[flow/run.sh]
#!/bin/bash
# the make line also repeats each setting of config.mk as NAME=value (left out here)
make -C /OpenROAD-flow-scripts/flow DESIGN_CONFIG=/design/flow/config.mk WORK_HOME=/design/flow/orfs CLKGATE_MAP_FILE= finish
[flow/config.mk]
export PLATFORM = sky130hd
export DESIGN_NAME = IOTDF
export DESIGN_NICKNAME = IOTDF
export VERILOG_FILES = /design/flow/design.v
export SDC_FILE = /design/flow/constraint.sdc
export NUM_CORES = 4
export LEC_CHECK = 0
export CAP_MARGIN = 20
export CELL_PAD_IN_SITES_DETAIL_PLACEMENT = 0
export CORE_MARGIN = 2
export CORE_UTILIZATION = 30
export CTS_CLUSTER_DIAMETER = 88
export GPL_ROUTABILITY_DRIVEN = 0
export GPL_TIMING_DRIVEN = 0
export SETUP_SLACK_MARGIN = -0.32
export SLEW_MARGIN = 20
[flow/constraint.sdc]
create_clock -name core_clock -period 7.47 [get_ports {clk}]
set_input_delay 1.4940 -clock core_clock [delete_from_list [all_inputs] [get_ports {clk}]]
set_output_delay 1.4940 -clock core_clock [all_outputs]
set_load 0.01 [all_outputs]
[flow/design.v]
`timescale 1ns/10ps
module IOTDF( clk, rst, in_en, iot_in, fn_sel, busy, valid, iot_out);
input        clk;
input        rst;
input        in_en;
input  [7:0] iot_in;
input  [2:0] fn_sel;
output     busy;
output reg valid;
output reg [127:0] iot_out;
parameter GRAY2BIN = 3'b001; 
parameter FIR      = 3'b010; 
reg [9:0] counter;
reg [9:0] counter_delay1;
reg [9:0] counter_delay2;
reg [127:0] iot_data;
reg [127:0] prep_to_out;
reg [127:0] prep_to_output;
reg [127:0] wait_to;
always @(posedge clk or posedge rst) begin
    if(rst) begin
        counter <= 0;
    end else if(in_en) begin
        if (counter == 960) counter <= 0;
        else counter <= counter + 1;
    end else begin
        counter <= counter;
    end 
end
always @(posedge clk or posedge rst) begin
    if(rst) begin
        counter_delay1 <= 0;
        counter_delay2 <= 0;
    end else if(in_en) begin
        counter_delay1 <= counter;
        counter_delay2 <= counter_delay1;
    end else begin
        counter_delay1 <= counter_delay1;
        counter_delay2 <= counter_delay2;
    end
end
always @(posedge clk or posedge rst) begin
    if(rst) begin
        iot_data <= 0;
    end else if(in_en) begin
        iot_data[7:0] <= iot_in;
        iot_data[127:8] <= iot_data[119:0];
    end else begin
        iot_data <= iot_data;
    end
end
always @(posedge clk) begin
    if(!rst && in_en) begin
        wait_to <= iot_data;
    end else begin
        wait_to <= wait_to;
    end
end
integer idx;
always @(*) begin
    if(rst) begin
        prep_to_out = 0;
        prep_to_output = 0;
    end else if(in_en) begin
        if(fn_sel == GRAY2BIN) begin
            if (counter_delay1[3:0] == 15) begin
                prep_to_output = 0;
                prep_to_out[127] = iot_data[127];
                for (idx = 126; idx >= 0; idx = idx - 1) begin
                    prep_to_out[idx] = prep_to_out[idx + 1] ^ iot_data[idx];
                end
            end else begin
                prep_to_out = 0;
                prep_to_output = 0;
            end
        end else if(fn_sel == FIR) begin
            if (counter_delay1[3:0] == 15) begin
                prep_to_out = iot_data;
                prep_to_output = 0;
            end else if (counter_delay2[3:0] == 15) begin
                prep_to_out = wait_to;
                prep_to_output[127:120] = (((prep_to_out[127:120] * 8'd5) >> 3)+ 1) >> 1;
                prep_to_output[119:112] = ((((prep_to_out[119:112] * 8'd5)+(prep_to_out[127:120] * 8'd9)) >> 3)+ 1) >> 1;
                prep_to_output[111:104] = ((((prep_to_out[111:104] * 8'd5)+(prep_to_out[119:112] * 8'd9)+(prep_to_out[127:120] * 8'd2)) >>3)+ 1) >> 1;
                prep_to_output[103:96] = ((((prep_to_out[103:96] * 8'd5)+(prep_to_out[111:104] * 8'd9)+(prep_to_out[119:112] * 8'd2)) >>3)+ 1) >> 1;
                prep_to_output[95:88] = ((((prep_to_out[95:88] * 8'd5)+(prep_to_out[103:96] * 8'd9)+(prep_to_out[111:104] * 8'd2)) >>3)+ 1) >> 1;
                prep_to_output[87:80] = ((((prep_to_out[87:80] * 8'd5)+(prep_to_out[95:88] * 8'd9)+(prep_to_out[103:96] * 8'd2)) >>3)+ 1) >> 1;
                prep_to_output[79:72] = ((((prep_to_out[79:72] * 8'd5)+(prep_to_out[87:80] * 8'd9)+(prep_to_out[95:88] * 8'd2)) >>3)+ 1) >> 1;
                prep_to_output[71:64] = ((((prep_to_out[71:64] * 8'd5)+(prep_to_out[79:72] * 8'd9)+(prep_to_out[87:80] * 8'd2)) >>3)+ 1) >> 1;
                prep_to_output[63:56] = ((((prep_to_out[63:56] * 8'd5)+(prep_to_out[71:64] * 8'd9)+(prep_to_out[79:72] * 8'd2)) >>3)+ 1) >> 1;
                prep_to_output[55:48] = ((((prep_to_out[55:48] * 8'd5)+(prep_to_out[63:56] * 8'd9)+(prep_to_out[71:64] * 8'd2)) >>3)+ 1) >> 1;
                prep_to_output[47:40] = ((((prep_to_out[47:40] * 8'd5)+(prep_to_out[55:48] * 8'd9)+(prep_to_out[63:56] * 8'd2)) >>3)+ 1) >> 1;
                prep_to_output[39:32] = ((((prep_to_out[39:32] * 8'd5)+(prep_to_out[47:40] * 8'd9)+(prep_to_out[55:48] * 8'd2)) >>3)+ 1) >> 1;
                prep_to_output[31:24] = ((((prep_to_out[31:24] * 8'd5)+(prep_to_out[39:32] * 8'd9)+(prep_to_out[47:40] * 8'd2)) >>3)+ 1) >> 1;
                prep_to_output[23:16] = ((((prep_to_out[23:16] * 8'd5)+(prep_to_out[31:24] * 8'd9)+(prep_to_out[39:32] * 8'd2)) >>3)+ 1) >> 1;
                prep_to_output[15:8] = ((((prep_to_out[15:8] * 8'd5)+(prep_to_out[23:16] * 8'd9)+(prep_to_out[31:24] * 8'd2)) >>3)+ 1) >> 1;
                prep_to_output[7:0] = ((((prep_to_out[7:0] * 8'd5)+(prep_to_out[15:8] * 8'd9)+(prep_to_out[23:16] * 8'd2)) >>3)+ 1) >> 1;
            end else begin
                prep_to_out = 0;
                prep_to_output = 0;
            end
        end else begin
            prep_to_out = 0;
            prep_to_output = 0;
        end
    end else begin
        prep_to_out = 0;
        prep_to_output = 0;
    end
end
assign busy = 0;
always @(posedge clk or posedge rst) begin
    if(rst) begin
        valid <= 0;
    end else if(in_en) begin
        case(fn_sel)
            GRAY2BIN: begin
                if (counter_delay1[3:0] == 15) begin
                    valid <= 1;
                end else begin
                    valid <= 0;
                end
            end
            FIR: begin
                if (counter_delay2[3:0] == 15) begin
                    valid <= 1;
                end else begin
                    valid <= 0;
                end
            end
            default: begin
                valid <= 0;
            end
        endcase
    end
end
always @(posedge clk or posedge rst) begin
    if(rst) begin
        iot_out <= 0;
    end else if(in_en) begin
        case(fn_sel)
            GRAY2BIN: begin
                if (counter_delay1[3:0] == 15) begin
                    iot_out <= prep_to_out;
                end
            end
            FIR: begin
                if (counter_delay2[3:0] == 15) begin
                    iot_out <= prep_to_output;
                end 
            end
            default: begin
                iot_out <= 1'b0;
            end
        endcase
    end
end
endmodule
==> reports/results.txt, run 1 <==
status -> complete, no violations
comb area leader -> adder cells
final cycle utilization of the critical path -> 76.0%
endpoint of the most critical register-to-register path -> iot_out[0]$_DFFE_PP0P_
wire length of the first global-routing pass -> 154000 µm
R2R depth -> 12
total length of routed wires -> 102000 µm
distinct cell type count after synthesis -> 57
cell area after synthesis -> 35300 µm²
root buffer selected by CTS -> clkbuf_16
area fraction in mux cells -> 4.37%
Setup Total Neg Slack -> 0 ps
Buf/Inv on CP -> 0
critical path cell sequence -> xor3_1 -> xnor3_1 -> xnor2_1 -> xnor3_1 -> xnor2_2 -> xnor3_1 -> xnor3_2 -> xnor2_4 -> xnor3_1 -> xor2_1 -> a221oi_2 -> nor2_1
die width -> 347 µm
Worst path slowest cell -> a221oi_2
cell type with the largest total area -> dfrtp_1
Worst Skew -> 35.8 ps
CP startpoint -> iot_data[125]$_DFFE_PP0P_
routed len/inst -> 20.6 µm
cts hold-fix bufs -> 0
unrepaired setup endpoints after global routing -> no
fraction of the yosys area taken by sequential cells -> 30.4%
post-CTS clock slew at the launch and capture registers of the worst setup and hold paths -> 70 ps
core area -> 117000 µm²
total gr overflow -> 0
Via-to-Cell Ratio -> 4.81
data required time at the worst endpoint -> 7910 ps
violation count after the first detailed-routing iteration -> 1658
tally of OpenROAD warnings -> 27
pins over their slew limit -> 0
Max Root-Sink Buffers -> 3
total via count in the routed design -> 23800
number of CTS-inserted buffers -> 45
most common cell type on the critical path -> xnor3_1
Critical Path Stages -> 12
CTS tree -> built
worst-path fanout max -> 8
post-synthesis simple-gate area fraction -> 5.17%
Starting Density -> 30.3%
Setup Fix Bufs, Post-CTS -> 0
max-slew headroom at the worst pin -> 24.2%
xor-xnor portion of the synthesized cell area -> 13.1%
vias in the first global route -> 24700
top cells by count -> inv_1 (548), ha_1 (450), fa_1 (291), dfrtp_1 (275), xnor2_1 (265)
Post-synth EDFFs -> 128
Slew @ Worst Pin -> 1140 ps
IO Port Bufs -> 142
most used flip-flop cell after synthesis -> dfrtp_1
cell count in the Yosys report -> 3183
Data arrival, critical path -> 6120 ps
slack of the worst reg-to-reg path -> 1790 ps
Hold Crit Start -> iot_out[45]$_DFFE_PP0P_
origin of the critical flop-to-flop path -> iot_data[125]$_DFFE_PP0P_
Worst Path Class, Setup -> reg2reg
H-Tree Level Count -> 2
most instantiated library cell after synthesis -> inv_1
endpoint of the most critical setup path -> iot_out[0]$_DFFE_PP0P_
sort of element at the start of the critical path -> flip-flop
mean cell area of the mapped netlist -> 11.1 µm²
number of filler instances in the final layout -> 11700
Area leader share -> 19.5%
post-synthesis net count -> 3938
cell type group with the largest total delay on the critical path -> XOR/XNOR gates
Peak Freq -> 176 MHz
cells resized by post-CTS repair -> 0
worst hold-check path type -> reg2reg
total die size -> 120000 µm²
number of remaining DRC errors -> 0
number of nets with antenna violations after detailed routing -> 0
post-synthesis chip area from yosys -> 35300 µm²
MaxCap Viol Count -> 0
capture endpoint of the worst hold path -> iot_out[45]$_DFFE_PP0P_
post-route worst hold slack -> 489 ps
Worst setup EP type -> flip-flop
initial antenna violation count -> 2
FA/HA/MAJ Cells, Area Fraction -> 32.5%
clock latency of the later-clocked register in the worst-skew pair -> 630 ps
flip-flop and latch count after synthesis -> 403
Detailed Routing Iterations Pass 1 -> 5
peak per-stage delay on the critical path -> 800 ps
compound-gate portion of the synthesized area -> 7.93%
FP Rows -> 125
synth-to-layout area growth -> 14.9%
number of top-level design ports -> 144
pin count of the biggest net entering global routing -> 33
post-DP HPWL -> 81700 µm
number of sinks handled by clock tree synthesis -> 403
Chip Height -> 347 µm
Total Routing Usage GR -> 17.0%
number of warnings issued by yosys -> 1
cells taking the most area after synthesis -> dfrtp_1 (19%), fa_1 (17%), ha_1 (16%), edfxtp_1 (11%), xnor2_1 (6.6%)
total number of nets in the final design -> 4145
final critical delay including setup and external delays -> 5680 ps
worst hold stages -> 1
number of failing setup endpoints in the final timing report -> 0
count of endpoints failing hold in the final timing report -> 0
async set-or-reset flop fraction in the synthesized netlist -> 68.2%
synthesized netlist cell count -> 3183
==> routing by layer <==
layer  wire length, µm  GRT usage [%]  vias to the layer above
li1                  -              -                    11000
met1             46200           23.9                    12000
met2             44100           25.8                      719
met3              9330           4.88                      106
met4              2010           3.66                        2
met5               114          0.680                        -
==> through the flow <==
stage / util (%) / cells / cell area, µm² / setup slack [ps]
2_1_floorplan: - / 3183 / 35300 / 676
3_3_place_gp: 33.2 / 4849 / 38600 / -4310
3_5_place_dp: 33.5 / 4866 / 39000 / 1970
4_1_cts: 34.8 / 4950 / 40500 / 1910
5_1_grt: 34.8 / 4951 / 40600 / 1550
6_report: 34.8 / 4952 / 40600 / 1790
==> cell type report <==
type,instances,area [µm²],area share [%]
multi-input combinational,2162,22300,54.9
sequential,403,10700,26.4
inverter,548,2060,5.08
tap,1524,1910,4.70
timing repair buffer,160,1810,4.47
clock buffer,59,1240,3.06
clock inverter,25,273,0.673
buffer,70,273,0.673
antenna,1,2.50,0.00617
==> run 2, diff against run 1 <==
Settings changed: CAP_MARGIN 20 to 15, CELL_PAD_IN_SITES_DETAIL_PLACEMENT 0 to unset, CELL_PAD_IN_SITES_GLOBAL_PLACEMENT set to 3, CORE_ASPECT_RATIO set to 1.24, CORE_MARGIN 2 to 6, CORE_UTILIZATION 30 to 40, CTS_CLUSTER_DIAMETER 88 to unset, CTS_CLUSTER_SIZE set to 91, HOLD_SLACK_MARGIN set to -0.07, MIN_ROUTING_LAYER set to met2, SETUP_SLACK_MARGIN -0.32 to 0.21, TNS_END_PERCENT set to 50.
Clock period 7.47 ns to 10.0 ns, I/O delays scaled along.
==> run 2 against run 1 <==
Effect of this change: still clean on timing, DRC and antenna; non-clock buffer count fell by 8; cell area fell by 1.2%; sequential share of layout area rose by 0.32 points; critical path type is now in2reg; largest cell class unchanged; highest routed layer unchanged.
==> reports/results.txt, run 2 <==
pin count of the biggest net entering global routing -> 81
CP startpoint -> in_en
FA/HA/MAJ Cells, Area Fraction -> 32.5%
routed len/inst -> 24.5 µm
FP Rows -> 120
comb area leader -> adder cells
die width -> 279 µm
number of remaining DRC errors -> 0
Worst path slowest cell -> clkbuf_1
tally of OpenROAD warnings -> 29
Detailed Routing Iterations Pass 1 -> 6
Max Root-Sink Buffers -> 3
total die size -> 95600 µm²
vias in the first global route -> 38000
total via count in the routed design -> 32500
cell count in the Yosys report -> 3183
most instantiated library cell after synthesis -> inv_1
violation count after the first detailed-routing iteration -> 4093
max-slew headroom at the worst pin -> 12.1%
origin of the critical flop-to-flop path -> wait_to[114]$_DFFE_PP_
number of failing setup endpoints in the final timing report -> 0
total gr overflow -> 0
synthesized netlist cell count -> 3183
Buf/Inv on CP -> 7
Chip Height -> 343 µm
unrepaired setup endpoints after global routing -> no
most used flip-flop cell after synthesis -> dfrtp_1
count of endpoints failing hold in the final timing report -> 0
total length of routed wires -> 112000 µm
data required time at the worst endpoint -> 10300 ps
cell area after synthesis -> 35300 µm²
Starting Density -> 40.7%
capture endpoint of the worst hold path -> iot_out[88]$_DFFE_PP0P_
number of nets with antenna violations after detailed routing -> 0
final cell count without fillers -> 4588
number of warnings issued by yosys -> 1
peak per-stage delay on the critical path -> 740 ps
Area leader share -> 19.5%
number of top-level design ports -> 144
Post-synth EDFFs -> 128
R2R depth -> 18
mean cell area of the mapped netlist -> 11.1 µm²
synth-to-layout area growth -> 13.5%
top cells by count -> inv_1 (548), ha_1 (450), fa_1 (291), dfrtp_1 (275), xnor2_1 (265)
CTS tree -> built
H-Tree Level Count -> 2
MaxCap Viol Count -> 0
clock latency of the later-clocked register in the worst-skew pair -> 620 ps
smallest setup slack after layout -> 4330 ps
worst-path fanout max -> 24
status -> complete, no violations
sort of element at the start of the critical path -> primary input
Slew @ Worst Pin -> 1320 ps
worst hold-check path type -> reg2reg
cell type group with the largest total delay on the critical path -> buffers and inverters
worst hold stages -> 2
Placed Cells incl. Taps -> 4493
slack of the worst reg-to-reg path -> 4490 ps
Data arrival, critical path -> 5970 ps
fraction of the yosys area taken by sequential cells -> 30.4%
endpoint of the most critical setup path -> wait_to[60]$_DFFE_PP_
Via-to-Cell Ratio -> 7.08
total number of nets in the final design -> 4141
Hold Crit Start -> iot_out[88]$_DFFE_PP0P_
Setup Total Neg Slack -> 0 ps
initial antenna violation count -> 1
post-CTS clock slew at the launch and capture registers of the worst setup and hold paths -> 60 ps
Peak Freq -> 176 MHz
distinct cell type count after synthesis -> 57
IO Port Bufs -> 142
core area -> 86800 µm²
cells taking the most area after synthesis -> dfrtp_1 (19%), fa_1 (17%), ha_1 (16%), edfxtp_1 (11%), xnor2_1 (6.6%)
placement-stage worst setup slack -> 3890 ps
post-DP HPWL -> 86700 µm
Setup Fix Bufs, Post-CTS -> 0
endpoint of the most critical register-to-register path -> iot_out[119]$_DFFE_PP0P_
flip-flop and latch count after synthesis -> 403
pins over their slew limit -> 0
post-synthesis simple-gate area fraction -> 5.17%
Worst Skew -> 19.3 ps
number of CTS-inserted buffers -> 49
Worst Path Class, Setup -> in2reg
async set-or-reset flop fraction in the synthesized netlist -> 68.2%
cells resized by post-CTS repair -> 0
cell type with the largest total area -> dfrtp_1
final critical delay including setup and external delays -> 5670 ps
Worst setup EP type -> flip-flop
final cycle utilization of the critical path -> 56.7%
compound-gate portion of the synthesized area -> 7.93%
root buffer selected by CTS -> clkbuf_16
number of sinks handled by clock tree synthesis -> 403
post-synthesis chip area from yosys -> 35300 µm²
Critical Path Stages -> 8
wire length of the first global-routing pass -> 166000 µm
Total Routing Usage GR -> 34.6%
post-synthesis net count -> 3938
critical path cell sequence -> clkdlybuf4s50_1 -> clkbuf_1 -> clkbuf_1 -> clkbuf_1 -> nor2b_4 -> buf_12 -> buf_12 -> buf_12
area fraction in mux cells -> 4.37%
xor-xnor portion of the synthesized cell area -> 13.1%
cts hold-fix bufs -> 0
-- run 2: area by class of cell --
cell class / count / area [µm²]
Antenna cell: 2 / 5.00
Buffer: 70 / 279
Clock buffer: 66 / 1360
Clock inverter: 26 / 267
Fill cell: 8231 / 46700
Inverter: 548 / 2060
Multi-Input combinational cell: 2162 / 22300
Sequential cell: 403 / 10700
Tap cell: 1159 / 1450
Timing Repair Buffer: 152 / 1660
-- run 2: per-layer routing --
metal  up-vias  share of wire [%]  GRT usage (%)
met5         -               0.84           10.1
met4        28                5.6           3.93
met3       591                 42           47.8
met2      9045                 52           42.4
met1     11900                  0              -
li1      10900                  -              -
-- run 2: per-stage QoR --
step	instance area (µm²)	util (%)	hold slack [ps]
3_3_place_gp	38200	44.0	463
4_1_cts	40000	46.1	488
5_1_grt	40100	46.2	514
2_1_floorplan	35300	-	444
6_report	40100	46.2	483
3_5_place_dp	38400	44.3	474
==> run 3, diff against run 2 <==
Settings changed: ABC_AREA set to 1, CELL_PAD_IN_SITES_DETAIL_PLACEMENT set to 0, CORE_ASPECT_RATIO 1.24 to 1.29, CORE_MARGIN 6 to 5, CORE_UTILIZATION 40 to 24, CTS_CLUSTER_DIAMETER set to 380, CTS_CLUSTER_SIZE 91 to unset, GPL_TIMING_DRIVEN 0 to unset, HOLD_SLACK_MARGIN -0.07 to 0.02, PLACE_DENSITY_LB_ADDON set to 0.14, SETUP_SLACK_MARGIN 0.21 to 0.64, TNS_END_PERCENT 50 to unset.
Clock period 10.0 ns to 3.17 ns, I/O delays scaled along.
==> run 3 against run 2 <==
Effect of this change: the layout now fails its checks (negative setup slack); wire length rose by 26%; non-clock buffer count is 988 higher; register-to-register slack lost 19000 ps; worst hold slack worse by 9.1 ps; final cell count rose by 57%; global-route usage is 8.7 points lower.
==> reports/results.txt, run 3 <==
Max Root-Sink Buffers -> 3
Setup Total Neg Slack -> -825690 ps
most common cell type on the critical path -> nand3_4
worst-path fanout max -> 4
combined flip-flop and latch cell area -> 10700 µm²
die width -> 352 µm
post-synthesis net count -> 4771
tally of OpenROAD warnings -> 36
cell type with the largest total area -> dfrtp_1
routed len/inst -> 19.6 µm
number of top-level design ports -> 144
most used flip-flop cell after synthesis -> dfrtp_1
number of nets with antenna violations after detailed routing -> 0
MaxCap Viol Count -> 0
Worst Path Class, Setup -> reg2reg
final critical delay including setup and external delays -> 17240 ps
worst hold-check path type -> reg2reg
cells taking the most area after synthesis -> dfrtp_1 (19%), fa_1 (16%), ha_1 (16%), edfxtp_1 (11%), inv_1 (7.8%)
wire length of the first global-routing pass -> 209000 µm
FA/HA/MAJ Cells, Area Fraction -> 31.6%
number of failing setup endpoints in the final timing report -> 120
post-DP HPWL -> 110000 µm
R2R depth -> 171
Post-synth EDFFs -> 128
core area -> 151000 µm²
smallest setup slack after layout -> -14070 ps
Total Routing Usage GR -> 25.9%
worst hold stages -> 2
capture endpoint of the worst hold path -> counter_delay2[3]$_DFFE_PP0P_
initial antenna violation count -> 0
total via count in the routed design -> 44000
Buf/Inv on CP -> 1
IO Port Bufs -> 142
Starting Density -> 24.1%
mean cell area of the mapped netlist -> 9.03 µm²
root buffer selected by CTS -> clkbuf_16
CTS tree -> built
post-synthesis simple-gate area fraction -> 16.7%
total length of routed wires -> 141000 µm
Placed Cells incl. Taps -> 7053
pins over their slew limit -> 0
met2 usage in global routing -> 34.4%
data required time at the worst endpoint -> 3770 ps
peak per-stage delay on the critical path -> 410 ps
endpoint of the most critical register-to-register path -> iot_out[1]$_DFFE_PP0P_
Worst path slowest cell -> dfrtp_1
Worst setup EP type -> flip-flop
Critical Path Stages -> 171
met1 Use GR -> 0%
pin count of the biggest net entering global routing -> 140
fraction of the yosys area taken by sequential cells -> 29.6%
slack of the worst reg-to-reg path -> -14070 ps
unrepaired setup endpoints after global routing -> yes
total gr overflow -> 0
endpoint of the most critical setup path -> iot_out[1]$_DFFE_PP0P_
xor-xnor portion of the synthesized cell area -> 3.65%
flip-flop and latch count after synthesis -> 403
comb area leader -> adder cells
number of CTS-inserted buffers -> 55
number of warnings issued by yosys -> 1
total number of nets in the final design -> 5957
vias in the first global route -> 51500
post-CTS clock slew at the launch and capture registers of the worst setup and hold paths -> 70 ps
Chip Height -> 451 µm
CP startpoint -> iot_data[127]$_DFFE_PP0P_
total die size -> 159000 µm²
placement-stage worst setup slack -> -14990 ps
status -> finished with violations
final cell count without fillers -> 7216
cell count in the Yosys report -> 4016
top cells by count -> inv_1 (749), nand3_1 (548), nand2_1 (457), ha_1 (450), fa_1 (291)
post-route worst hold slack -> 474 ps
origin of the critical flop-to-flop path -> iot_data[127]$_DFFE_PP0P_
H-Tree Level Count -> 2
Area leader share -> 19.0%
Hold Crit Start -> counter_delay1[3]$_DFFE_PP0P_
Slew @ Worst Pin -> 714 ps
max-slew headroom at the worst pin -> 52.4%
Peak Freq -> 58.0 MHz
Data arrival, critical path -> 17840 ps
met3 track demand over resource -> 32.9%
number of remaining DRC errors -> 0
most instantiated library cell after synthesis -> inv_1
area fraction in mux cells -> 0.186%
FP Rows -> 162
number of filler instances in the final layout -> 15300
post-synthesis chip area from yosys -> 36300 µm²
Worst Skew -> 29.2 ps
compound-gate portion of the synthesized area -> 9.47%
set of violated layout checks -> negative setup slack
final cycle utilization of the critical path -> 544%
cell type group with the largest total delay on the critical path -> simple AND/OR/NAND/NOR gates
cell area after synthesis -> 36300 µm²
distinct cell type count after synthesis -> 56
count of endpoints failing hold in the final timing report -> 0
sort of element at the start of the critical path -> flip-flop
number of sinks handled by clock tree synthesis -> 403
Via-to-Cell Ratio -> 6.10
synthesized netlist cell count -> 4016
Detailed Routing Iterations Pass 1 -> 6
violation count after the first detailed-routing iteration -> 3685
clock latency of the later-clocked register in the worst-skew pair -> 670 ps
async set-or-reset flop fraction in the synthesized netlist -> 68.2%
Most Used Layer, Global Route -> met2
total area of multi-input combinational cells -> 27700 µm²
cts hold-fix bufs -> 0
synth-to-layout area growth -> 53.0%
[run 3: area by class of cell]
cell class	instances	area share [%]
multi-input combinational	2778	50.0
sequential	403	19.3
timing repair buffer	1210	17.8
inverter	754	5.12
tap	1968	4.44
clock buffer	71	2.75
clock inverter	31	0.609
antenna	1	0.00451
[run 3: through the flow]
step / area (µm²) / utilization (%)
2_1_floorplan: 36300 / -
3_3_place_gp: 47700 / 31.7
3_5_place_dp: 47700 / 31.7
4_1_cts: 50700 / 33.7
5_1_grt: 55500 / 36.8
6_report: 55500 / 36.8
[run 3: routing by layer]
layer,vias to the layer above,wire (µm)
li1,15700,-
met4,8,4550
met5,-,318
met2,11400,84800
met1,16600,0
met3,388,51700
[run 3: what timing repair did]
| action | in CTS | in global routing |
|---|---|---|
| endpoints found under the setup margin | 130 | 128 |
| resized | 243 | 748 |
| pin swaps | 27 | 167 |
| setup buffers | 5 | 55 |
==> run 4, diff against run 3 <==
Settings changed: CAP_MARGIN 15 to 20, CELL_PAD_IN_SITES_DETAIL_PLACEMENT 0 to unset, CELL_PAD_IN_SITES_GLOBAL_PLACEMENT 3 to unset, CORE_ASPECT_RATIO 1.29 to unset, CORE_MARGIN 5 to 2, CORE_UTILIZATION 24 to 71, CTS_CLUSTER_DIAMETER 380 to 303, CTS_CLUSTER_SIZE set to 13, GPL_ROUTABILITY_DRIVEN 0 to unset, HOLD_SLACK_MARGIN 0.02 to -0.1, MAX_ROUTING_LAYER set to met4, MIN_ROUTING_LAYER met2 to unset, PLACE_DENSITY_LB_ADDON 0.14 to 0.25, SETUP_SLACK_MARGIN 0.64 to unset.
Clock period 3.17 ns to 4.37 ns, I/O delays scaled along.
==> run 4 against run 3 <==
Effect of this change: the flow now stops in global routing; die size fell by 67%; synthesized cell count did not move; synthesized area did not move.
==> reports/results.txt, run 4 <==
status -> stopped before the end
stopping stage -> global routing
First Err -> [ERROR GRT-0232] Routing congestion too high. Check the congestion heatmap in the GUI.
number of top-level design ports -> 144
Starting Density -> 72.1%
H-Tree Level Count -> 2
xor-xnor portion of the synthesized cell area -> 3.65%
IO Port Bufs -> 142
number of sinks handled by clock tree synthesis -> 403
distinct cell type count after synthesis -> 56
Area leader share -> 19.0%
FP Rows -> 82
post-synthesis simple-gate area fraction -> 16.7%
flip-flop and latch count after synthesis -> 403
Max Root-Sink Buffers -> 3
synthesized netlist cell count -> 4016
FA/HA/MAJ Cells, Area Fraction -> 31.6%
comb area leader -> adder cells
cts hold-fix bufs -> 0
post-synthesis chip area from yosys -> 36300 µm²
top cells by count -> inv_1 (749), nand3_1 (548), nand2_1 (457), ha_1 (450), fa_1 (291)
cell type with the largest total area -> dfrtp_1
post-DP HPWL -> 87600 µm
number of warnings issued by yosys -> 1
fraction of the yosys area taken by sequential cells -> 29.6%
die width -> 230 µm
root buffer selected by CTS -> clkbuf_16
placement-stage worst setup slack -> -14100 ps
total die size -> 52900 µm²
cells taking the most area after synthesis -> dfrtp_1 (19%), fa_1 (16%), ha_1 (16%), edfxtp_1 (11%), inv_1 (7.8%)
number of CTS-inserted buffers -> 36
cell count in the Yosys report -> 4016
post-synthesis net count -> 4771
cell area after synthesis -> 36300 µm²
area fraction in mux cells -> 0.186%
Placed Cells incl. Taps -> 5321
Total Routing Usage GR -> 95.4%
Post-synth EDFFs -> 128
core area -> 50300 µm²
compound-gate portion of the synthesized area -> 9.47%
most instantiated library cell after synthesis -> inv_1
async set-or-reset flop fraction in the synthesized netlist -> 68.2%
total gr overflow -> 1507
most used flip-flop cell after synthesis -> dfrtp_1
placer's final routability congestion estimate -> 0.953
Chip Height -> 230 µm
mean cell area of the mapped netlist -> 9.03 µm²
[run 4: what timing repair did]
| item | CTS |
|---|---|
| endpoints found under the setup margin | 112 |
| pin swaps | 23 |
| setup buffers | 10 |
| resized | 306 |
[run 4: layer usage]
| layer | track usage [%] | overflow |
|---|---|---|
| met1 | 90.7 | 58 |
| met2 | 107 | 996 |
| met3 | 84.3 | 83 |
| met4 | 99.5 | 370 |
| met5 | - | - |
[run 4: per-stage QoR]
step	area [µm²]	utilization, %
2_1_floorplan	36300	-
3_3_place_gp	42600	84.7
3_5_place_dp	42600	84.7
4_1_cts	45300	90.1
==> run 5, diff against run 4 <==
Settings changed: ABC_AREA 1 to unset, CAP_MARGIN 20 to 25, CELL_PAD_IN_SITES_GLOBAL_PLACEMENT set to 2, CORE_ASPECT_RATIO set to 0.65, CORE_MARGIN 2 to 4, CORE_UTILIZATION 71 to 67, CTS_CLUSTER_DIAMETER 303 to unset, CTS_CLUSTER_SIZE 13 to unset, GPL_ROUTABILITY_DRIVEN set to 0, GPL_TIMING_DRIVEN set to 0, HOLD_SLACK_MARGIN -0.1 to unset, MAX_ROUTING_LAYER met4 to unset, PLACE_DENSITY_LB_ADDON 0.25 to 0.14, SETUP_SLACK_MARGIN set to 0.67, TNS_END_PERCENT set to 35.
Clock period 4.37 ns to 4.29 ns, I/O delays scaled along.
==> run 5 against run 4 <==
Effect of this change: the flow stops in global placement without I/O; synthesized cell count shrank 21%; synthesized area down 2.6%; die size rose by 6.9%.
==> reports/results.txt, run 5 <==
fraction of the yosys area taken by sequential cells -> 30.4%
cell type with the largest total area -> dfrtp_1
total die size -> 56500 µm²
async set-or-reset flop fraction in the synthesized netlist -> 68.2%
Area leader share -> 19.5%
post-synthesis net count -> 3938
distinct cell type count after synthesis -> 57
Chip Height -> 193 µm
First Err -> [ERROR FLW-0024] Place density exceeds 1.0 (current PLACE_DENSITY_LB_ADDON =  0.14). Please check if the value of  PLACE_DENSITY_LB_ADDON is between 0 and 0.99.
top cells by count -> inv_1 (548), ha_1 (450), fa_1 (291), dfrtp_1 (275), xnor2_1 (265)
synthesized netlist cell count -> 3183
number of warnings issued by yosys -> 1
Post-synth EDFFs -> 128
area fraction in mux cells -> 4.37%
stopping stage -> global placement without I/O
most instantiated library cell after synthesis -> inv_1
comb area leader -> adder cells
flip-flop and latch count after synthesis -> 403
xor-xnor portion of the synthesized cell area -> 13.1%
cell count in the Yosys report -> 3183
cell area after synthesis -> 35300 µm²
mean cell area of the mapped netlist -> 11.1 µm²
FA/HA/MAJ Cells, Area Fraction -> 32.5%
die width -> 293 µm
core area -> 51800 µm²
compound-gate portion of the synthesized area -> 7.93%
FP Rows -> 67
most used flip-flop cell after synthesis -> dfrtp_1
cells taking the most area after synthesis -> dfrtp_1 (19%), fa_1 (17%), ha_1 (16%), edfxtp_1 (11%), xnor2_1 (6.6%)
post-synthesis chip area from yosys -> 35300 µm²
post-synthesis simple-gate area fraction -> 5.17%
status -> stopped before the end
Starting Density -> 68.1%
==> run 6, diff against run 5 <==
Settings changed: CAP_MARGIN 25 to 30, CELL_PAD_IN_SITES_GLOBAL_PLACEMENT 2 to unset, CORE_ASPECT_RATIO 0.65 to unset, CORE_MARGIN 4 to 2, CORE_UTILIZATION 67 to 24, GPL_ROUTABILITY_DRIVEN 0 to unset, GPL_TIMING_DRIVEN 0 to unset, SETUP_SLACK_MARGIN 0.67 to 0.64, TNS_END_PERCENT 35 to unset.
Clock period 4.29 ns to 3.17 ns, I/O delays scaled along.
==> run 6 against run 5 <==
Effect of this change: synthesized cell count did not move; die size went up to 2.7 times the previous value; the layout now fails its checks (negative setup slack); synthesized area is the same.
==> reports/results.txt, run 6 <==
status -> finished with violations
set of violated layout checks -> negative setup slack
pins over their slew limit -> 0
max-slew headroom at the worst pin -> 40.6%
peak per-stage delay on the critical path -> 520 ps
endpoint of the most critical register-to-register path -> iot_out[31]$_DFFE_PP0P_
Worst Path Class, Setup -> reg2reg
post-route worst hold slack -> 398 ps
die width -> 388 µm
number of remaining DRC errors -> 0
fraction of the yosys area taken by sequential cells -> 30.4%
sort of element at the start of the critical path -> flip-flop
met2 usage in global routing -> 26.0%
Via-to-Cell Ratio -> 4.23
Worst Skew -> 33.4 ps
post-synthesis chip area from yosys -> 35300 µm²
Data arrival, critical path -> 4920 ps
flip-flop and latch count after synthesis -> 403
Hold Crit Start -> in_en
total number of nets in the final design -> 5012
tally of OpenROAD warnings -> 36
origin of the critical flop-to-flop path -> wait_to[25]$_DFFE_PP_
post-CTS clock slew at the launch and capture registers of the worst setup and hold paths -> 60 ps
Buf/Inv on CP -> 3
violation count after the first detailed-routing iteration -> 975
capture endpoint of the worst hold path -> counter[7]$_DFFE_PP0P_
FP Rows -> 140
routed len/inst -> 19.2 µm
Slew @ Worst Pin -> 892 ps
placement-stage worst setup slack -> -1400 ps
MaxCap Viol Count -> 0
pin count of the biggest net entering global routing -> 147
IO Port Bufs -> 142
endpoint of the most critical setup path -> iot_out[31]$_DFFE_PP0P_
number of nets with antenna violations after detailed routing -> 0
placer's final routability congestion estimate -> 0.809
CP startpoint -> wait_to[25]$_DFFE_PP_
compound-gate portion of the synthesized area -> 7.93%
cell type with the largest total area -> dfrtp_1
met3 track demand over resource -> 2.40%
worst hold stages -> 2
most common cell type on the critical path -> fa_1
worst hold-check path type -> in2reg
root buffer selected by CTS -> clkbuf_16
Max Root-Sink Buffers -> 3
FA/HA/MAJ Cells, Area Fraction -> 32.5%
cell area after synthesis -> 35300 µm²
core area -> 146000 µm²
most instantiated library cell after synthesis -> inv_1
cells taking the most area after synthesis -> dfrtp_1 (19%), fa_1 (17%), ha_1 (16%), edfxtp_1 (11%), xnor2_1 (6.6%)
Detailed Routing Iterations Pass 1 -> 5
cell count in the Yosys report -> 3183
total length of routed wires -> 120000 µm
unrepaired setup endpoints after global routing -> yes
xor-xnor portion of the synthesized cell area -> 13.1%
comb area leader -> adder cells
Worst path slowest cell -> edfxtp_1
critical path cell sequence -> ha_4 -> inv_2 -> fa_1 -> fa_1 -> fa_1 -> inv_2 -> ha_4 -> a21oi_2 -> nor2_2 -> nor2_2 -> o21bai_1 -> a21oi_2 -> o21bai_1 -> a21oi_1 -> xor2_1 -> buf_4 -> nor3_2 -> xnor3_1 -> a2bb2oi_2 -> o21ai_1
smallest setup slack after layout -> -1190 ps
final critical delay including setup and external delays -> 4360 ps
synth-to-layout area growth -> 51.8%
Area leader share -> 19.5%
total die size -> 150000 µm²
Most Used Layer, Global Route -> met2
async set-or-reset flop fraction in the synthesized netlist -> 68.2%
vias in the first global route -> 28500
total via count in the routed design -> 26300
CTS tree -> built
distinct cell type count after synthesis -> 57
post-synthesis simple-gate area fraction -> 5.17%
synthesized netlist cell count -> 3183
final cycle utilization of the critical path -> 138%
total gr overflow -> 0
post-synthesis net count -> 3938
initial antenna violation count -> 4
met1 Use GR -> 22.6%
Starting Density -> 24.2%
most used flip-flop cell after synthesis -> dfrtp_1
Worst setup EP type -> flip-flop
Critical Path Stages -> 20
number of warnings issued by yosys -> 1
slack of the worst reg-to-reg path -> -1190 ps
cell type group with the largest total delay on the critical path -> adder cells
count of endpoints failing hold in the final timing report -> 0
Total Routing Usage GR -> 16.0%
data required time at the worst endpoint -> 3730 ps
top cells by count -> inv_1 (548), ha_1 (450), fa_1 (291), dfrtp_1 (275), xnor2_1 (265)
Peak Freq -> 229 MHz
Post-synth EDFFs -> 128
post-DP HPWL -> 94000 µm
mean cell area of the mapped netlist -> 11.1 µm²
worst-path fanout max -> 3
H-Tree Level Count -> 2
area fraction in mux cells -> 4.37%
number of sinks handled by clock tree synthesis -> 403
clock latency of the later-clocked register in the worst-skew pair -> 650 ps
number of filler instances in the final layout -> 14500
wire length of the first global-routing pass -> 181000 µm
number of CTS-inserted buffers -> 55
R2R depth -> 20
number of top-level design ports -> 144
Chip Height -> 388 µm
number of failing setup endpoints in the final timing report -> 120
-- run 6: cell type report --
type / instances / area [µm²] / area share, %
Multi-Input combinational cell: 2162 / 27000 / 50.5
Sequential cell: 403 / 10700 / 20.0
Antenna cell: 1 / 2.50 / 0.00467
Clock buffer: 81 / 1570 / 2.92
Tap cell: 1917 / 2400 / 4.48
Timing Repair Buffer: 1087 / 9540 / 17.8
Clock inverter: 22 / 235 / 0.439
Inverter: 548 / 2060 / 3.85
-- run 6: layer usage --
layer | vias to the layer above | routed length [µm]
li1 | 12800 | -
met1 | 13100 | 57600
met2 | 323 | 55400
met3 | 116 | 4050
met4 | 4 | 2430
met5 | - | 21
-- run 6: what timing repair did --
item / 4_1_cts / 5_1_grt
pin swaps: 392 / 352
gates resized: 505 / 241
hold buffers: 0 / 0
setup endpoints to repair: 129 / 128
setup buffers: 117 / 64
gates cloned: 0 / 0
-- run 6: metrics by stage --
step                util, %  instances  instance area (µm²)  TNS, ps
finish                 36.7       6221                53600  -103180
global route           36.7       6220                53600  -125470
CTS                    35.4       6156                51700  -105820
detailed placement     31.6       5936                46100  -115130
global placement       31.6       5936                46100  -115050
floorplan                 -       3183                36600  -494010
==> run 7, diff against run 6 <==
Settings changed: CAP_MARGIN 30 to 20, CORE_UTILIZATION 24 to 57, PLACE_DENSITY_LB_ADDON 0.14 to unset, SETUP_SLACK_MARGIN 0.64 to 2.0.
Clock period 3.17 ns to 7.49 ns, I/O delays scaled along.
==> run 7 against run 6 <==
Effect of this change: the run now finishes clean; count of clock-buffer cells in the layout fell by 20; sequential share of layout area increased by 7.3 points; register-to-register slack better by 3700 ps.
==> reports/results.txt, run 7 <==
status -> complete, no violations
Starting Density -> 57.4%
Worst Skew -> 21.3 ps
total length of routed wires -> 91800 µm
synthesized netlist cell count -> 3183
number of CTS-inserted buffers -> 49
number of sinks handled by clock tree synthesis -> 403
endpoint of the most critical register-to-register path -> iot_out[119]$_DFFE_PP0P_
violation count after the first detailed-routing iteration -> 1329
number of filler instances in the final layout -> 4935
cell count in the Yosys report -> 3183
FP Rows -> 91
post-synthesis chip area from yosys -> 35300 µm²
Via-to-Cell Ratio -> 5.68
Hold Crit Start -> iot_out[6]$_DFFE_PP0P_
total number of nets in the final design -> 4077
unrepaired setup endpoints after global routing -> no
Setup Total Neg Slack -> 0 ps
post-DP HPWL -> 69300 µm
xor-xnor portion of the synthesized cell area -> 13.1%
distinct cell type count after synthesis -> 57
synth-to-layout area growth -> 11.3%
R2R depth -> 18
routed len/inst -> 22.1 µm
max-slew headroom at the worst pin -> 36.5%
placer's final routability congestion estimate -> 0.887
Worst Path Class, Setup -> reg2reg
sort of element at the start of the critical path -> flip-flop
async set-or-reset flop fraction in the synthesized netlist -> 68.2%
Setup Fix Bufs, Post-CTS -> 0
cells resized by post-CTS repair -> 0
count of endpoints failing hold in the final timing report -> 0
wire length of the first global-routing pass -> 144000 µm
comb area leader -> adder cells
worst hold stages -> 1
flip-flop and latch count after synthesis -> 403
CTS tree -> built
total gr overflow -> 0
Worst path slowest cell -> edfxtp_1
data required time at the worst endpoint -> 8010 ps
IO Port Bufs -> 142
top cells by count -> inv_1 (548), ha_1 (450), fa_1 (291), dfrtp_1 (275), xnor2_1 (265)
final cycle utilization of the critical path -> 66.5%
cells taking the most area after synthesis -> dfrtp_1 (19%), fa_1 (17%), ha_1 (16%), edfxtp_1 (11%), xnor2_1 (6.6%)
most used flip-flop cell after synthesis -> dfrtp_1
endpoint of the most critical setup path -> iot_out[119]$_DFFE_PP0P_
fraction of the yosys area taken by sequential cells -> 30.4%
post-synthesis simple-gate area fraction -> 5.17%
capture endpoint of the worst hold path -> iot_out[6]$_DFFE_PP0P_
compound-gate portion of the synthesized area -> 7.93%
peak per-stage delay on the critical path -> 510 ps
number of remaining DRC errors -> 0
mean cell area of the mapped netlist -> 11.1 µm²
cts hold-fix bufs -> 0
final critical delay including setup and external delays -> 4980 ps
Peak Freq -> 201 MHz
Post-synth EDFFs -> 128
root buffer selected by CTS -> clkbuf_16
number of nets with antenna violations after detailed routing -> 0
H-Tree Level Count -> 2
FA/HA/MAJ Cells, Area Fraction -> 32.5%
Area leader share -> 19.5%
cell type with the largest total area -> dfrtp_1
number of warnings issued by yosys -> 1
cell type group with the largest total delay on the critical path -> AND-OR/OR-AND gates
Detailed Routing Iterations Pass 1 -> 6
Buf/Inv on CP -> 3
core area -> 61500 µm²
cell area after synthesis -> 35300 µm²
Total Routing Usage GR -> 29.8%
worst hold-check path type -> reg2reg
origin of the critical flop-to-flop path -> wait_to[114]$_DFFE_PP_
Max Root-Sink Buffers -> 3
total die size -> 63900 µm²
Slew @ Worst Pin -> 953 ps
count of antenna diodes in the layout -> 0
number of top-level design ports -> 144
vias in the first global route -> 25200
pins over their slew limit -> 0
die width -> 253 µm
post-CTS clock slew at the launch and capture registers of the worst setup and hold paths -> 60 ps
Chip Height -> 253 µm
Data arrival, critical path -> 5510 ps
critical path cell sequence -> ha_1 -> ha_1 -> inv_1 -> fa_1 -> fa_1 -> inv_1 -> ha_1 -> inv_1 -> o21bai_1 -> a21oi_1 -> o21bai_1 -> a21o_1 -> a21oi_1 -> a21boi_0 -> o21a_1 -> or4_1 -> a21oi_1 -> o22a_1
most instantiated library cell after synthesis -> inv_1
post-synthesis net count -> 3938
total via count in the routed design -> 23600
Worst setup EP type -> flip-flop
clock latency of the later-clocked register in the worst-skew pair -> 590 ps
Critical Path Stages -> 18
number of failing setup endpoints in the final timing report -> 0
pin count of the biggest net entering global routing -> 167
slack of the worst reg-to-reg path -> 2510 ps
initial antenna violation count -> 0
worst-path fanout max -> 8
area fraction in mux cells -> 4.37%
tally of OpenROAD warnings -> 33
MaxCap Viol Count -> 0
CP startpoint -> wait_to[114]$_DFFE_PP_
[run 7: final cells by class]
class                      instances  area [µm²]  area share, %
timing repair buffer             158        1590           4.06
sequential                       403       10700           27.3
inverter                         548        2060           5.25
clock buffer                      61        1340           3.42
multi-input combinational       2162       22300           56.8
tap                              790         988           2.52
clock inverter                    27         260          0.663
[run 7: metal layers]
metal / vias up / part of all wire, % / track usage [%]
met4: 0 / 3.7 / 10.1
li1: 10900 / - / -
met3: 186 / 5.1 / 5.05
met2: 596 / 47 / 48.9
met5: - / 0 / 0
met1: 11900 / 44 / 40.4
[run 7: stage by stage]
stage	setup slack, ps	util, %	hold WS [ps]	std cells	cell area, µm²
2_1_floorplan	717	-	444	3183	35300
3_3_place_gp	2610	61.2	453	4060	37600
3_5_place_dp	2540	61.2	475	4060	37600
4_1_cts	2530	63.8	491	4148	39300
5_1_grt	2210	63.9	503	4149	39300
6_report	2510	63.9	488	4149	39300
==> run 8, diff against run 7 <==
Settings changed: ABC_AREA set to 0, CELL_PAD_IN_SITES_DETAIL_PLACEMENT set to 0, CORE_MARGIN 2 to 10, CORE_UTILIZATION 57 to 71, CTS_CLUSTER_DIAMETER set to 311, CTS_CLUSTER_SIZE set to 41, GPL_TIMING_DRIVEN set to 0, MAX_ROUTING_LAYER set to met4, MIN_ROUTING_LAYER set to met2, PLACE_DENSITY set to 0.64, SETUP_SLACK_MARGIN 2.0 to 0.76, TNS_END_PERCENT set to 15.
Clock period 7.49 ns to 3.13 ns, I/O delays scaled along.
==> run 8 against run 7 <==
Effect of this change: the flow now stops in global routing; die size decreased by 7.7%; synthesized cell count unchanged; synthesized area unchanged.
==> reports/results.txt, run 8 <==
top cells by count -> inv_1 (548), ha_1 (450), fa_1 (291), dfrtp_1 (275), xnor2_1 (265)
fraction of the yosys area taken by sequential cells -> 30.4%
post-synthesis simple-gate area fraction -> 5.17%
root buffer selected by CTS -> clkbuf_16
instance area after placement -> 37900 µm²
Area leader share -> 19.5%
number of top-level design ports -> 144
number of warnings issued by yosys -> 1
H-Tree Level Count -> 1
Total Routing Usage GR -> 76.5%
placement-stage worst setup slack -> -2210 ps
Chip Height -> 243 µm
placer's final routability congestion estimate -> 1.09
total gr overflow -> 174
comb area leader -> adder cells
core area -> 49100 µm²
most instantiated library cell after synthesis -> inv_1
synthesized netlist cell count -> 3183
number of sinks handled by clock tree synthesis -> 403
IO Port Bufs -> 142
mean cell area of the mapped netlist -> 11.1 µm²
post-synthesis chip area from yosys -> 35300 µm²
cells taking the most area after synthesis -> dfrtp_1 (19%), fa_1 (17%), ha_1 (16%), edfxtp_1 (11%), xnor2_1 (6.6%)
post-synthesis net count -> 3938
cell area after synthesis -> 35300 µm²
status -> stopped before the end
Max Root-Sink Buffers -> 3
async set-or-reset flop fraction in the synthesized netlist -> 68.2%
cell count in the Yosys report -> 3183
distinct cell type count after synthesis -> 57
post-DP HPWL -> 77800 µm
flip-flop and latch count after synthesis -> 403
die width -> 243 µm
most used flip-flop cell after synthesis -> dfrtp_1
Placed Cells incl. Taps -> 4003
FA/HA/MAJ Cells, Area Fraction -> 32.5%
stopping stage -> global routing
area fraction in mux cells -> 4.37%
cell type with the largest total area -> dfrtp_1
Starting Density -> 72.0%
total die size -> 59000 µm²
First Err -> [ERROR GRT-0232] Routing congestion too high. Check the congestion heatmap in the GUI.
compound-gate portion of the synthesized area -> 7.93%
xor-xnor portion of the synthesized cell area -> 13.1%
number of CTS-inserted buffers -> 13
FP Rows -> 81
Post-synth EDFFs -> 128
==> run 8: timing repair <==
item | 4_1_cts
resized | 453
setup endpoints to repair | 313
pin swaps | 318
buffers inserted | 266
hold buffers | 0
==> run 8: stage by stage <==
stage / hold WS (ps) / util, %
after CTS: 512 / 87.2
after detailed placement: 471 / 77.2
after global placement: 464 / 76.6
after floorplan: 444 / -
==> run 8: per-layer routing <==
metal  GRT usage [%]  overflow
met5               -         -
met4            54.8        17
met3            85.5       140
met2            79.4        17
met1               -         -
==> run 9, diff against run 8 <==
Settings changed: ABC_AREA 0 to unset, CELL_PAD_IN_SITES_DETAIL_PLACEMENT 0 to unset, CORE_MARGIN 10 to 2, CTS_CLUSTER_DIAMETER 311 to unset, CTS_CLUSTER_SIZE 41 to 33, GPL_TIMING_DRIVEN 0 to unset, HOLD_SLACK_MARGIN set to -0.1, MAX_ROUTING_LAYER met4 to unset, MIN_ROUTING_LAYER met2 to unset, PLACE_DENSITY 0.64 to 0.37, SETUP_SLACK_MARGIN 0.76 to unset, TNS_END_PERCENT 15 to unset.
Clock period 3.13 ns to 4.5 ns, I/O delays scaled along.
==> run 9 against run 8 <==
Effect of this change: the layout now fails its checks (negative setup slack); synthesized cell count is the same; synthesized area stayed put; die size down 13%.
==> reports/results.txt, run 9 <==
status -> finished with violations
set of violated layout checks -> negative setup slack
CTS tree -> built
total via count in the routed design -> 27100
number of remaining DRC errors -> 0
MaxCap Viol Count -> 0
Peak Freq -> 210 MHz
cell count in the Yosys report -> 3183
Max Root-Sink Buffers -> 3
fraction of the yosys area taken by sequential cells -> 30.4%
count of endpoints failing hold in the final timing report -> 0
final design instance area without fill -> 42800 µm²
post-CTS clock slew at the launch and capture registers of the worst setup and hold paths -> 70 ps
instance area after placement -> 38900 µm²
top cells by count -> inv_1 (548), ha_1 (450), fa_1 (291), dfrtp_1 (275), xnor2_1 (265)
post-synthesis simple-gate area fraction -> 5.17%
synthesized netlist cell count -> 3183
routed len/inst -> 24.7 µm
Slew @ Worst Pin -> 988 ps
mean cell area of the mapped netlist -> 11.1 µm²
cells taking the most area after synthesis -> dfrtp_1 (19%), fa_1 (17%), ha_1 (16%), edfxtp_1 (11%), xnor2_1 (6.6%)
core area -> 49100 µm²
number of failing setup endpoints in the final timing report -> 17
clock latency of the later-clocked register in the worst-skew pair -> 610 ps
distinct cell type count after synthesis -> 57
number of nets with antenna violations after detailed routing -> 0
tally of OpenROAD warnings -> 34
compound-gate portion of the synthesized area -> 7.93%
Post-synth EDFFs -> 128
smallest setup slack after layout -> -253 ps
worst hold-check path type -> reg2reg
cell type with the largest total area -> dfrtp_1
final critical delay including setup and external delays -> 4750 ps
data required time at the worst endpoint -> 4990 ps
IO Port Bufs -> 142
R2R depth -> 20
count of antenna diodes in the layout -> 0
final cycle utilization of the critical path -> 106%
slack of the worst reg-to-reg path -> -250 ps
worst hold stages -> 1
peak per-stage delay on the critical path -> 520 ps
sort of element at the start of the critical path -> flip-flop
pins over their slew limit -> 0
most used flip-flop cell after synthesis -> dfrtp_1
Area leader share -> 19.5%
total die size -> 51500 µm²
pin count of the biggest net entering global routing -> 129
placer's final routability congestion estimate -> 0.986
total number of nets in the final design -> 4362
initial antenna violation count -> 3
capture endpoint of the worst hold path -> iot_out[50]$_DFFE_PP0P_
cell type group with the largest total delay on the critical path -> adder cells
Hold Crit Start -> iot_out[50]$_DFFE_PP0P_
FA/HA/MAJ Cells, Area Fraction -> 32.5%
total gr overflow -> 0
violation count after the first detailed-routing iteration -> 2498
area fraction in mux cells -> 4.37%
Critical Path Stages -> 20
Worst Skew -> 28.9 ps
number of CTS-inserted buffers -> 45
most instantiated library cell after synthesis -> inv_1
root buffer selected by CTS -> clkbuf_16
total length of routed wires -> 106000 µm
Via-to-Cell Ratio -> 6.29
critical path cell sequence -> buf_4 -> ha_1 -> fa_1 -> ha_4 -> inv_2 -> fa_1 -> inv_2 -> fa_2 -> a21oi_2 -> nor2_1 -> nor2_1 -> o21bai_1 -> a21oi_2 -> o21bai_1 -> a21oi_1 -> xor2_1 -> nor3_2 -> xnor2_1 -> xnor2_1 -> a211o_1
endpoint of the most critical register-to-register path -> iot_out[7]$_DFFE_PP0P_
Buf/Inv on CP -> 3
endpoint of the most critical setup path -> iot_out[7]$_DFFE_PP0P_
Detailed Routing Iterations Pass 1 -> 7
Chip Height -> 227 µm
Worst Path Class, Setup -> reg2reg
wire length of the first global-routing pass -> 151000 µm
FP Rows -> 81
worst-path fanout max -> 3
cell area after synthesis -> 35300 µm²
synth-to-layout area growth -> 21.3%
CP startpoint -> wait_to[10]$_DFFE_PP_
max-slew headroom at the worst pin -> 34.2%
number of top-level design ports -> 144
post-DP HPWL -> 72800 µm
Worst setup EP type -> flip-flop
unrepaired setup endpoints after global routing -> yes
number of sinks handled by clock tree synthesis -> 403
die width -> 227 µm
vias in the first global route -> 27600
post-synthesis net count -> 3938
Worst path slowest cell -> fa_1
async set-or-reset flop fraction in the synthesized netlist -> 68.2%
xor-xnor portion of the synthesized cell area -> 13.1%
Total Routing Usage GR -> 38.9%
number of warnings issued by yosys -> 1
cts hold-fix bufs -> 0
post-synthesis chip area from yosys -> 35300 µm²
H-Tree Level Count -> 2
flip-flop and latch count after synthesis -> 403
Data arrival, critical path -> 5250 ps
comb area leader -> adder cells
origin of the critical flop-to-flop path -> wait_to[10]$_DFFE_PP_
Starting Density -> 72.0%
## run 9: area by class of cell
cell class,instances,area (µm²)
clock buffer,67,1380
fill,2351,6230
inverter,548,2060
multi-input combinational,2162,23800
timing repair buffer,447,3860
tap,664,831
clock inverter,17,194
sequential,403,10700
## run 9: timing repair
item                       4_1_cts  5_1_grt
setup endpoints to repair       32       61
setup buffers                   33       77
gates resized                   53      250
pin swaps                       30      225
## run 9: per-stage QoR
step,setup WS (ps),setup TNS (ps),utilization [%],std cells,hold slack [ps]
2_1_floorplan,-1700,-85890,-,3183,444
3_3_place_gp,-202,-329,79.3,4117,459
3_5_place_dp,-257,-2030,79.3,4117,471
4_1_cts,-50.4,-65.6,83.5,4234,483
5_1_grt,-359,-5340,87.3,4308,508
6_report,-253,-1830,87.3,4308,488
## run 9: metal layers
metal | global-route usage [%] | routed length, µm | up-vias
met5 | 0 | 26 | -
met4 | 18.8 | 7320 | 4
met3 | 6.57 | 9140 | 522
met2 | 65.2 | 51300 | 1594
met1 | 49.4 | 38500 | 13500
li1 | - | - | 11500
==> run 10, diff against run 9 <==
Settings changed: CORE_UTILIZATION 71 to 40, CTS_CLUSTER_SIZE 33 to unset, HOLD_SLACK_MARGIN -0.1 to unset, PLACE_DENSITY 0.37 to 0.6.
Clock period 4.5 ns to 4.05 ns, I/O delays scaled along.
==> run 10 against run 9 <==
Effect of this change: the layout still fails its checks (negative setup slack); maximum frequency rose by 9.5%; register-to-register slack got worse by 40 ps; first-iteration DRC count fell by 49%; non-clock buffer count grew 360; core utilization is 32 points lower; wire length is 6.1% lower; worst hold slack worse by 4.5 ps; critical path depth unchanged; largest cell class unchanged.
==> reports/results.txt, run 10 <==
cells taking the most area after synthesis -> dfrtp_1 (19%), fa_1 (17%), ha_1 (16%), edfxtp_1 (11%), xnor2_1 (6.6%)
post-DP HPWL -> 76000 µm
worst hold-check path type -> reg2reg
Buf/Inv on CP -> 4
mean cell area of the mapped netlist -> 11.1 µm²
Worst Skew -> 21.5 ps
IO Port Bufs -> 142
sort of element at the start of the critical path -> flip-flop
instance area after placement -> 42400 µm²
post-synthesis simple-gate area fraction -> 5.17%
Hold Crit Start -> iot_data[125]$_DFFE_PP0P_
Slew @ Worst Pin -> 844 ps
worst hold stages -> 0
Worst Path Class, Setup -> reg2reg
cell count in the Yosys report -> 3183
smallest setup slack after layout -> -291 ps
number of nets with antenna violations after detailed routing -> 0
cell type group with the largest total delay on the critical path -> adder cells
Peak Freq -> 230 MHz
fraction of the yosys area taken by sequential cells -> 30.4%
number of warnings issued by yosys -> 1
flip-flop and latch count after synthesis -> 403
initial antenna violation count -> 1
CTS tree -> built
pin count of the biggest net entering global routing -> 153
wire length of the first global-routing pass -> 153000 µm
cell area after synthesis -> 35300 µm²
FA/HA/MAJ Cells, Area Fraction -> 32.5%
total gr overflow -> 0
Setup Total Neg Slack -> -8390 ps
post-CTS clock slew at the launch and capture registers of the worst setup and hold paths -> 70 ps
Critical Path Stages -> 20
synthesized netlist cell count -> 3183
Worst setup EP type -> flip-flop
violation count after the first detailed-routing iteration -> 1269
distinct cell type count after synthesis -> 57
most used flip-flop cell after synthesis -> dfrtp_1
MaxCap Viol Count -> 0
count of antenna diodes in the layout -> 0
critical path cell sequence -> buf_6 -> buf_6 -> fa_1 -> ha_4 -> inv_2 -> fa_1 -> inv_2 -> fa_2 -> a21oi_2 -> nor2_1 -> nor2_1 -> o21bai_1 -> a21oi_2 -> o21bai_1 -> a21oi_1 -> xnor2_1 -> nor3b_2 -> xor2_1 -> xnor2_1 -> o221ai_1
slack of the worst reg-to-reg path -> -290 ps
tally of OpenROAD warnings -> 34
Data arrival, critical path -> 4790 ps
number of top-level design ports -> 144
number of CTS-inserted buffers -> 48
number of sinks handled by clock tree synthesis -> 403
data required time at the worst endpoint -> 4500 ps
Area leader share -> 19.5%
CP startpoint -> wait_to[34]$_DFFE_PP_
core area -> 87200 µm²
cell type with the largest total area -> dfrtp_1
post-synthesis chip area from yosys -> 35300 µm²
Worst path slowest cell -> fa_1
Util after Layout -> 55.7%
post-route worst hold slack -> 484 ps
capture endpoint of the worst hold path -> wait_to[125]$_DFFE_PP_
root buffer selected by CTS -> clkbuf_16
Via-to-Cell Ratio -> 4.97
synth-to-layout area growth -> 37.4%
most instantiated library cell after synthesis -> inv_1
placer's final routability congestion estimate -> 0.895
Detailed Routing Iterations Pass 1 -> 5
cts hold-fix bufs -> 0
number of remaining DRC errors -> 0
top cells by count -> inv_1 (548), ha_1 (450), fa_1 (291), dfrtp_1 (275), xnor2_1 (265)
number of failing setup endpoints in the final timing report -> 54
compound-gate portion of the synthesized area -> 7.93%
area fraction in mux cells -> 4.37%
peak per-stage delay on the critical path -> 500 ps
count of endpoints failing hold in the final timing report -> 0
clock latency of the later-clocked register in the worst-skew pair -> 610 ps
max-slew headroom at the worst pin -> 43.8%
Starting Density -> 40.5%
Chip Height -> 301 µm
vias in the first global route -> 26900
endpoint of the most critical setup path -> iot_out[23]$_DFFE_PP0P_
total number of nets in the final design -> 4725
origin of the critical flop-to-flop path -> wait_to[34]$_DFFE_PP_
set of violated layout checks -> negative setup slack
async set-or-reset flop fraction in the synthesized netlist -> 68.2%
Post-synth EDFFs -> 128
total length of routed wires -> 99900 µm
total die size -> 90600 µm²
routed len/inst -> 19.3 µm
status -> finished with violations
unrepaired setup endpoints after global routing -> yes
Total Routing Usage GR -> 22.0%
comb area leader -> adder cells
xor-xnor portion of the synthesized cell area -> 13.1%
FP Rows -> 108
total via count in the routed design -> 25700
Max Root-Sink Buffers -> 3
endpoint of the most critical register-to-register path -> iot_out[23]$_DFFE_PP0P_
die width -> 301 µm
final cycle utilization of the critical path -> 107%
R2R depth -> 20
post-synthesis net count -> 3938
final critical delay including setup and external delays -> 4340 ps
H-Tree Level Count -> 2
final design instance area without fill -> 48500 µm²
pins over their slew limit -> 0
worst-path fanout max -> 3
==> run 10: area by class of cell <==
class	count	area [µm²]
clock inverters	28	338
inverters	548	2070
clock buffers	62	1310
repair buffers	807	6870
multi-input cells	2162	25800
well taps	1155	1450
fillers	7261	38600
flip-flops and latches	403	10700
==> run 10: timing repair <==
| action | CTS | global route |
|---|---|---|
| pin swaps | 287 | 343 |
| hold endpoints to repair | 0 | 0 |
| buffers inserted | 95 | 62 |
| setup endpoints to repair | 82 | 100 |
| resized | 354 | 291 |
==> run 10: through the flow <==
stage | std cells | setup WS [ps]
2_1_floorplan | 3183 | -2060
3_3_place_gp | 4961 | -395
3_5_place_dp | 4961 | -512
4_1_cts | 5134 | -310
5_1_grt | 5165 | -561
6_report | 5165 | -291
==> run 10: metal layers <==
metal	up-vias	global-route usage, %	routed length [µm]
met5	-	0	0
met4	0	6.21	3330
met3	165	3.03	4410
met2	542	35.5	46200
met1	12800	30.9	45900
li1	12200	-	-
